== raven ==
## ELA
module ELA(clk, rst, ready, in_data, data_rd, req, wen, addr, data_wr, done);
	input				clk;
	input				rst;
	input				ready;
	input		[7:0]	in_data;
	input		[7:0]	data_rd;
	output reg			req;
	output reg			wen;
	output reg	[12:0]	addr;
	output reg	[7:0]	data_wr;
	output reg			done;
localparam IDLE = 3'd0, LOAD = 3'd1, OUT_PINK = 3'd2, OUT_BLUE = 3'd3, FINISH = 3'd4;
reg [2:0] state, next_state;
reg [5:0] count_row;
reg [6:0] count_column;
reg [7:0] U [0:127];	 
reg [7:0] L [0:127];	 
reg [7:0] D1, D2, D3;
integer i;
wire last_col = (count_column == 7'd127);
wire shift_in = (state == LOAD) || (state == OUT_PINK && !last_col);
wire rotate   = (state == OUT_BLUE);
function [7:0] avg;
	input [7:0] a, b;
	reg [8:0] s;
	begin
		s = {1'b0, a} + {1'b0, b};
		avg = s[8:1];
	end
endfunction
function [7:0] absd;
	input [7:0] a, b;
	begin
		absd = (a >= b) ? a - b : b - a;
	end
endfunction
always @(*) begin
	next_state = state;
	case(state)
		IDLE:     if(ready) next_state = LOAD;
		LOAD:     next_state = OUT_PINK;
		OUT_PINK: if(last_col) next_state = (count_row < 6'd2) ? LOAD : OUT_BLUE;
		OUT_BLUE: if(last_col) next_state = (count_row == 6'd32) ? FINISH : LOAD;
		default:  next_state = state;
	endcase
end
always @(posedge clk or posedge rst) begin
	if(rst) begin
		state <= IDLE;
		count_row <= 6'd0;
		count_column <= 7'd0;
	end
	else begin
		state <= next_state;
		if(state == LOAD)
			count_row <= count_row + 6'd1;
		if(state == OUT_PINK || state == OUT_BLUE)
			count_column <= count_column + 7'd1;
		else
			count_column <= 7'd0;
	end
end
always @(posedge clk) begin
	if(shift_in || rotate) begin
		for(i = 0; i < 127; i = i + 1) begin
			U[i] <= U[i + 1];
			L[i] <= L[i + 1];
		end
		U[127] <= rotate ? U[0] : L[0];
		L[127] <= rotate ? L[0] : in_data;
	end
	if(rotate) begin
  ...
Size in the first run: about 2800 cells after synthesis, roughly 2100 flip-flops, ~43 I/O pins, roughly 68000 µm² of cells after synthesis.
Settings: LEC_CHECK=0, CAP_MARGIN=20, CORE_MARGIN=2, CORE_UTILIZATION=72, PLACE_DENSITY_LB_ADDON=0.0, SETUP_SLACK_MARGIN=1.18, SLEW_MARGIN=20; clock period 4.61 ns.
run.sh (not shown) runs the stock make flow with config.mk's settings and CLKGATE_MAP_FILE=.
raven is listed as incomplete: the tool reported an error in 5_1_grt and the run ended there.
Input-level comparison between amber and raven:
Settings: a change of CORE_UTILIZATION from 72 to 65; an added CTS_CLUSTER_SIZE of 41; a change of SETUP_SLACK_MARGIN from 1.18 to 1.34; a change of the clock period (ns, I/O delays scaled along) from 4.61 to 4.6.
--- outcome ---
- The layout from amber, despite a flow that completed every stage, fails the layout checks, with the failing checks listed as negative setup slack.
- Final weighted congestion in routability-driven placement delta for amber relative to raven: 2.2% higher
- Placeable core region for amber: about 11% up relative to raven
- Diff raven -> amber | overall die area | up by more than 10%
- Compared with raven, amber shows die boundary height that has gone up by a few percent.
- amber — core utilization at floorplan 7.1 points lower, raven as reference
- In amber, the number of gates given a new drive strength after cts came out 42 below the value in raven.
- Between amber and raven, the difference in cell area after placement is negligible.
- Post-placement setup slack for amber: 0.16 ns down relative to raven
- Higher number of CTS-inserted buffers was reported by amber, not raven.


## rev 12
ELA again, from the RTL that the note above started with.
==> flow/config.mk <==
export PLATFORM = sky130hd
export DESIGN_NAME = ELA
export DESIGN_NICKNAME = ELA
export VERILOG_FILES = /design/flow/design.v
export SDC_FILE = /design/flow/constraint.sdc
export NUM_CORES = 4
export LEC_CHECK = 0
export CAP_MARGIN = 35
export CORE_MARGIN = 2
export CORE_UTILIZATION = 40
export GPL_TIMING_DRIVEN = 0
export HOLD_SLACK_MARGIN = 0.28
export MIN_ROUTING_LAYER = met2
export SLEW_MARGIN = 20
export TNS_END_PERCENT = 40
==> flow/constraint.sdc <==
create_clock -name core_clock -period 8.5 [get_ports {clk}]
set_input_delay 1.7000 -clock core_clock [delete_from_list [all_inputs] [get_ports {clk}]]
set_output_delay 1.7000 -clock core_clock [all_outputs]
set_load 0.01 [all_outputs]
#### Input delta (rev 13 over rev 12)
- clearing GPL_TIMING_DRIVEN, which used to be 0
- clearing HOLD_SLACK_MARGIN, which used to be 0.28
- clearing TNS_END_PERCENT, which used to be 40
- putting SETUP_SLACK_MARGIN at 1.34 where nothing was set
- swapping 40 for 72 in CORE_UTILIZATION
- swapping 35 for 20 in CAP_MARGIN
- clearing MIN_ROUTING_LAYER, which used to be met2
- putting PLACE_DENSITY_LB_ADDON at 0.0 where nothing was set
- swapping 8.5 for 4.6 in the clock period (ns, I/O delays scaled along)
### Flow results
Stage in which a tool error killed rev 13: 5_1_grt.
Looking at detailed-placement wirelength estimate, rev 13 sits about 12% above rev 12.
For number of gates resized after CTS, dividing the value from rev 13 by the value from rev 12 gives 5.2.
Side by side, core outline area turned out lower in rev 13 than in rev 12.
In the reports for rev 13 and rev 12, the smaller floorplan core density belongs to rev 12.
Higher worst setup slack before clock tree synthesis goes to rev 12 over rev 13.
Die size improves in rev 13 relative to rev 12.


The RTL this note starts from:
==> flow/design.v <==
`timescale 1ns/10ps
module ELA(clk, rst, ready, in_data, data_rd, req, wen, addr, data_wr, done);
	input				clk;
	input				rst;
	input				ready;
	input		[7:0]	in_data;
	input		[7:0]	data_rd;
	output reg			req;
	output reg			wen;
	output reg	[12:0]	addr;
	output reg	[7:0]	data_wr;
	output reg			done;
localparam IDLE = 3'd0, LOAD = 3'd1, OUT_PINK = 3'd2, OUT_BLUE = 3'd3, FINISH = 3'd4;
reg [2:0] state, next_state;
reg [5:0] count_row;
reg [6:0] count_column;
reg [7:0] U [0:127];	 
reg [7:0] L [0:127];	 
reg [7:0] D1, D2, D3;
integer i;
wire last_col = (count_column == 7'd127);
wire shift_in = (state == LOAD) || (state == OUT_PINK && !last_col);
wire rotate   = (state == OUT_BLUE);
function [7:0] avg;
	input [7:0] a, b;
	reg [8:0] s;
	begin
		s = {1'b0, a} + {1'b0, b};
		avg = s[8:1];
	end
endfunction
function [7:0] absd;
	input [7:0] a, b;
	begin
		absd = (a >= b) ? a - b : b - a;
	end
endfunction
always @(*) begin
	next_state = state;
	case(state)
		IDLE:     if(ready) next_state = LOAD;
		LOAD:     next_state = OUT_PINK;
		OUT_PINK: if(last_col) next_state = (count_row < 6'd2) ? LOAD : OUT_BLUE;
		OUT_BLUE: if(last_col) next_state = (count_row == 6'd32) ? FINISH : LOAD;
		default:  next_state = state;
	endcase
end
always @(posedge clk or posedge rst) begin
	if(rst) begin
		state <= IDLE;
		count_row <= 6'd0;
		count_column <= 7'd0;
	end
	else begin
		state <= next_state;
		if(state == LOAD)
			count_row <= count_row + 6'd1;
		if(state == OUT_PINK || state == OUT_BLUE)
			count_column <= count_column + 7'd1;
		else
			count_column <= 7'd0;
	end
end
always @(posedge clk) begin
	if(shift_in || rotate) begin
		for(i = 0; i < 127; i = i + 1) begin
			U[i] <= U[i + 1];
			L[i] <= L[i + 1];
		end
		U[127] <= rotate ? U[0] : L[0];
		L[127] <= rotate ? L[0] : in_data;
	end
	if(rotate) begin
		D1 <= absd(U[0], L[2]);
		D2 <= absd(U[1], L[1]);
		D3 <= absd(U[2], L[0]);
	end
end
reg [7:0] x, y, a, b, m, blue;
always @(*) begin
	x = U[0];
	y = L[0];
	if((D2 <= D1) && (D2 <= D3)) begin
		a = U[0]; b = L[0];
	end
	else if((D1 <= D2) && (D1 <= D3)) begin
		a = U[127]; b = L[1];
	end
	else begin
		a = U[1]; b = L[127];
	end
	if(count_column == 7'd0 || last_col) begin
		a = U[0]; b = L[0];
	end
	m = avg(a, b);
	if(((x >= m) && (x < y)) || ((x < m) && (x >= y)))
		blue = x;
	else if(((y >= m) && (y < x)) || ((y < m) && (y >= x)))
		blue = y;
	else
		blue = m;
end
always @(*) begin
	req = (state == LOAD);
	wen = (state == OUT_PINK) || (state == OUT_BLUE);
	done = (state == FINISH);
	addr = 13'd0;
	data_wr = 8'd0;
	if(state == OUT_PINK) begin
		addr = {count_row[4:0] - 5'd1, 1'b0, count_column};
		data_wr = L[127];
	end
	else if(state == OUT_BLUE) begin
		addr = {count_row[4:0] - 5'd2, 1'b1, count_column};
		data_wr = blue;
	end
end
endmodule
export LEC_CHECK = 0
export CAP_MARGIN = 20
export CORE_MARGIN = 2
export CORE_UTILIZATION = 52
export SLEW_MARGIN = 20
create_clock -name core_clock -period 8.28 [get_ports {clk}]
Rerun with:
Settings changed: CORE_UTILIZATION 52 to 72, PLACE_DENSITY_LB_ADDON set to 0.0.
Clock period 8.28 ns to 6.72 ns, I/O delays scaled along.
=> The new run finished but failed the layout checks on negative setup slack; utilization came out higher by 23 points; critical path depth came out higher by 2; count of clock-buffer cells in the layout came out higher by 1; design area is about the same; wire length came out higher by 49%; first-iteration DRC count came out higher by 62%; via count came out higher by 12%; register-to-register slack degrades by 2200 ps.
Rerun with:
Settings changed: CORE_UTILIZATION 72 to 70, CTS_CLUSTER_SIZE set to 17, PLACE_DENSITY_LB_ADDON 0.0 to not set, SETUP_SLACK_MARGIN set to 1.37.
Clock period 6.72 ns to 4.61 ns, I/O delays scaled along.
The new run did not get past 5_1_grt on GRT-0232.
Die size increases by 2.8%.
Area after synthesis stays the same.
Synthesized cell count is unchanged.
Rerun with:
Settings changed: ABC_AREA set to 1, CORE_UTILIZATION 70 to 68, CTS_CLUSTER_SIZE 17 to not set, SETUP_SLACK_MARGIN 1.37 to not set.
Clock period 4.61 ns to 7.2 ns, I/O delays scaled along.
The new run passed the timing, DRC and antenna checks.
Die area went up by about 2.8%.
Synthesized cell count increases by about 5%.
Synthesized area stays flat.
Rerun with:
Settings changed: ABC_AREA 1 to not set, CORE_UTILIZATION 68 to 39.
Clock period 7.2 ns to 11.1 ns, I/O delays scaled along.
Sequential power went down by 35%.
Cell area rises by 0.68%.
Final cell count grows by 18%.
Worst setup slack gains 240 ps.
Power is estimated from default activity; no workload was simulated.
